== sierra ==
==> flow/design.v (excerpt) <==
module fir_7_7(
    input clk,
    input rst,
    input [7:0] weight_data,
    input [2:0] weight_idx,
    input weight_valid,
    output weight_ready,
    input [7:0] input_data,
    input input_valid,
    output input_ready,
    output [15:0] output_data,
    input output_ready,
    output output_valid 
    );
    reg i_ready;
    reg w_ready;
    assign input_ready = i_ready;
    assign weight_ready = w_ready;
    wire [15:0] products [6:0];
    wire [15:0] sums [ 5:0];
    reg [7:0] inputs [6:0];
    reg [7:0] weights [6:0];
    reg [15:0] result;
    assign output_data = result;
    reg output_valid_delay;
    reg output_valid_r;
    assign output_valid = output_valid_r;
    always@(posedge clk)
    begin
        if(input_valid & input_ready)
            output_valid_delay <= 1;
        else
            output_valid_delay <= 0;
        output_valid_r <= output_valid_delay;
    end
    always@(posedge clk)
    begin
        if(rst)
        begin
            inputs[0] <= 0;
            inputs[1] <= 0;
            inputs[2] <= 0;
            inputs[3] <= 0;
            inputs[4] <= 0;
            inputs[5] <= 0;
            inputs[6] <= 0;
            weights[0] <= 0;
            weights[1] <= 0;
            weights[2] <= 0;
            weights[3] <= 0;
            weights[4] <= 0;
            weights[5] <= 0;
            weights[6] <= 0;
            result <= 0;
            i_ready <= 0;
            w_ready <= 0;
        end else begin
            i_ready <= 1;
            w_ready <= 1;
            if(weight_ready & weight_valid)begin
                weights[weight_idx] <= weight_data;
            end
            if(input_valid & input_ready)begin
                inputs[0] <= input_data;
                inputs[1] <= inputs[0];
                inputs[2] <= inputs[1];
                inputs[3] <= inputs[2];
                inputs[4] <= inputs[3];
                inputs[5] <= inputs[4];
                inputs[6] <= inputs[5];
            end
            if(output_valid & output_ready)begin
                result <= sums[5];
            end
        end
    end
    multiplier m0(inputs[0], weights[0], products[0]);
  ...
Size in the first run: about 2600 cells after synthesis, roughly 43 I/O pins, ~0.021 mm2 of cells after synthesis.
export LEC_CHECK = 0
export ABC_AREA = 1
export CAP_MARGIN = 30
export CORE_MARGIN = 2
export CORE_UTILIZATION = 72
export CTS_CLUSTER_DIAMETER = 319
export GPL_TIMING_DRIVEN = 1
export MAX_ROUTING_LAYER = met5
export MIN_ROUTING_LAYER = met2
export PLACE_DENSITY = 0.92
export SETUP_SLACK_MARGIN = 0.9
export SLEW_MARGIN = 20
create_clock -name core_clock -period 5.7 [get_ports {clk}]
run.sh (not shown) runs the stock make flow with config.mk's settings and CLKGATE_MAP_FILE=.
Status(sierra) = ERROR, stage = global routing
Inputs modified between sierra and maple:
# sierra
export LEC_CHECK = 0
export ABC_AREA = 1
export CAP_MARGIN = 30
export CORE_MARGIN = 2
export CORE_UTILIZATION = 72
export CTS_CLUSTER_DIAMETER = 319
export GPL_TIMING_DRIVEN = 1
export MAX_ROUTING_LAYER = met5
export MIN_ROUTING_LAYER = met2
export PLACE_DENSITY = 0.92
export SETUP_SLACK_MARGIN = 0.9
export SLEW_MARGIN = 20
create_clock -name core_clock -period 5.7 [get_ports {clk}]
# maple
export LEC_CHECK = 0
export ABC_AREA = 1
export CAP_MARGIN = 30
export CORE_MARGIN = 2
export CORE_UTILIZATION = 72
export CTS_CLUSTER_DIAMETER = 319
export CTS_CLUSTER_SIZE = 15
export GPL_TIMING_DRIVEN = 1
export MAX_ROUTING_LAYER = met5
export PLACE_DENSITY_LB_ADDON = 0.02
export SETUP_SLACK_MARGIN = 1.08
export SLEW_MARGIN = 20
create_clock -name core_clock -period 6.44 [get_ports {clk}]
HPWL after detailed placement of maple falls short of that of sierra by a few percent.
[compare] base=sierra new=maple: number of placed instances with taps included was more or less identical, hold-fix buffer count after cts was more or less identical, chip area from the yosys synthesis statistics was more or less identical, routability congestion estimate from global placement went down by about 17%, synthesized-area fraction occupied by ao, oa, aoi and oai cells was more or less identical.
Complete run, failing final checks: maple, reason negative setup slack.
Input changes introduced in zinc (baseline for comparison: maple):
# maple
export LEC_CHECK = 0
export ABC_AREA = 1
export CAP_MARGIN = 30
export CORE_MARGIN = 2
export CORE_UTILIZATION = 72
export CTS_CLUSTER_DIAMETER = 319
export CTS_CLUSTER_SIZE = 15
export GPL_TIMING_DRIVEN = 1
export MAX_ROUTING_LAYER = met5
export PLACE_DENSITY_LB_ADDON = 0.02
export SETUP_SLACK_MARGIN = 1.08
export SLEW_MARGIN = 20
create_clock -name core_clock -period 6.44 [get_ports {clk}]
# zinc
export LEC_CHECK = 0
export CAP_MARGIN = 20
export CORE_MARGIN = 2
export CORE_UTILIZATION = 9
export SLEW_MARGIN = 20
create_clock -name core_clock -period 9.52 [get_ports {clk}]
Notes after the runs:
- zinc finished every stage and its layout cleared the timing, DRC and antenna checks.
- zinc vs maple on fraction of power consumed by combinational cells: zinc is the lower one.
- Normalized max-slew margin (lower): zinc
- Post-cts repair resize count ended up 67 lower on zinc than on maple.
- The lower number of nets in the layout came out of zinc.
- Clock tree skew after final layout: maple and zinc compared, higher one is zinc
> inputs changed (zinc -> quartz)
# zinc
export LEC_CHECK = 0
export CAP_MARGIN = 20
export CORE_MARGIN = 2
export CORE_UTILIZATION = 9
export SLEW_MARGIN = 20
create_clock -name core_clock -period 9.52 [get_ports {clk}]
# quartz
export LEC_CHECK = 0
export CAP_MARGIN = 20
export CORE_MARGIN = 2
export CORE_UTILIZATION = 64
export SETUP_SLACK_MARGIN = 1.43
export SLEW_MARGIN = 20
create_clock -name core_clock -period 5.78 [get_ports {clk}]
==> comparison <==
Area after detailed placement was higher in zinc than in quartz.
quartz ends up with a final weighted congestion in routability-driven placement that is about 7% higher than in zinc.
Relative area of non-clock buffer cells in the final design: quartz > zinc
On maximum clock rate, zinc loses to quartz.
Status for zinc and quartz: clean finish in zinc only
STATUS run=quartz STAGES=ALL_DONE FINAL_CHECKS=FAILED CAUSE=negative setup slack
The sum of met3 wire segment lengths after detailed routing in quartz sits 680 um above the value recorded for zinc.
Relative to quartz, the following input files were edited for garnet:
# quartz
export LEC_CHECK = 0
export CAP_MARGIN = 20
export CORE_MARGIN = 2
export CORE_UTILIZATION = 64
export SETUP_SLACK_MARGIN = 1.43
export SLEW_MARGIN = 20
create_clock -name core_clock -period 5.78 [get_ports {clk}]
# garnet
export LEC_CHECK = 0
export CAP_MARGIN = 20
export CORE_MARGIN = 2
export CORE_UTILIZATION = 70
export HOLD_SLACK_MARGIN = -0.08
export SLEW_MARGIN = 20
create_clock -name core_clock -period 6.51 [get_ports {clk}]
Findings:
- garnet completed end to end; final checks failed (negative setup slack).
- Although quartz finished all stages, its layout failed final checks on negative setup slack.
- Comparing quartz and garnet, chip area is lower on garnet.
- quartz → garnet: power down about 16%, worst hold slack up 0.019 ns.
- Relative to quartz, design area has gone down in garnet.
- Delta (garnet minus quartz): worst-margin pin slew climbed 0.35 ns; slack of the critical path climbed 0.56 ns.
The following lists how lagoon was set up differently from garnet:
# garnet
export LEC_CHECK = 0
export CAP_MARGIN = 20
export CORE_MARGIN = 2
export CORE_UTILIZATION = 70
export HOLD_SLACK_MARGIN = -0.08
export SLEW_MARGIN = 20
create_clock -name core_clock -period 6.51 [get_ports {clk}]
# lagoon
export LEC_CHECK = 0
export ABC_AREA = 0
export CAP_MARGIN = 20
export CORE_MARGIN = 2
export CORE_UTILIZATION = 70
export CTS_CLUSTER_SIZE = 73
export SETUP_SLACK_MARGIN = 1.08
export SLEW_MARGIN = 20
create_clock -name core_clock -period 4.19 [get_ports {clk}]
Looking at core utilization, lagoon sits 1.6 points above garnet.
Per the comparison of lagoon with garnet, cell area after layout shows an increase of 2.0%; power went up; final setup slack of the worst path went down.
lagoon vs garnet: area added between synthesis and finish up in lagoon
No crash in lagoon: every stage finished, but the layout fails its final checks due to negative setup slack.
lagoon vs. garnet: clock network fraction of total power climbed 2.5 points, relative max-transition margin up 26 points.
Power is estimated from default activity; no workload was simulated.
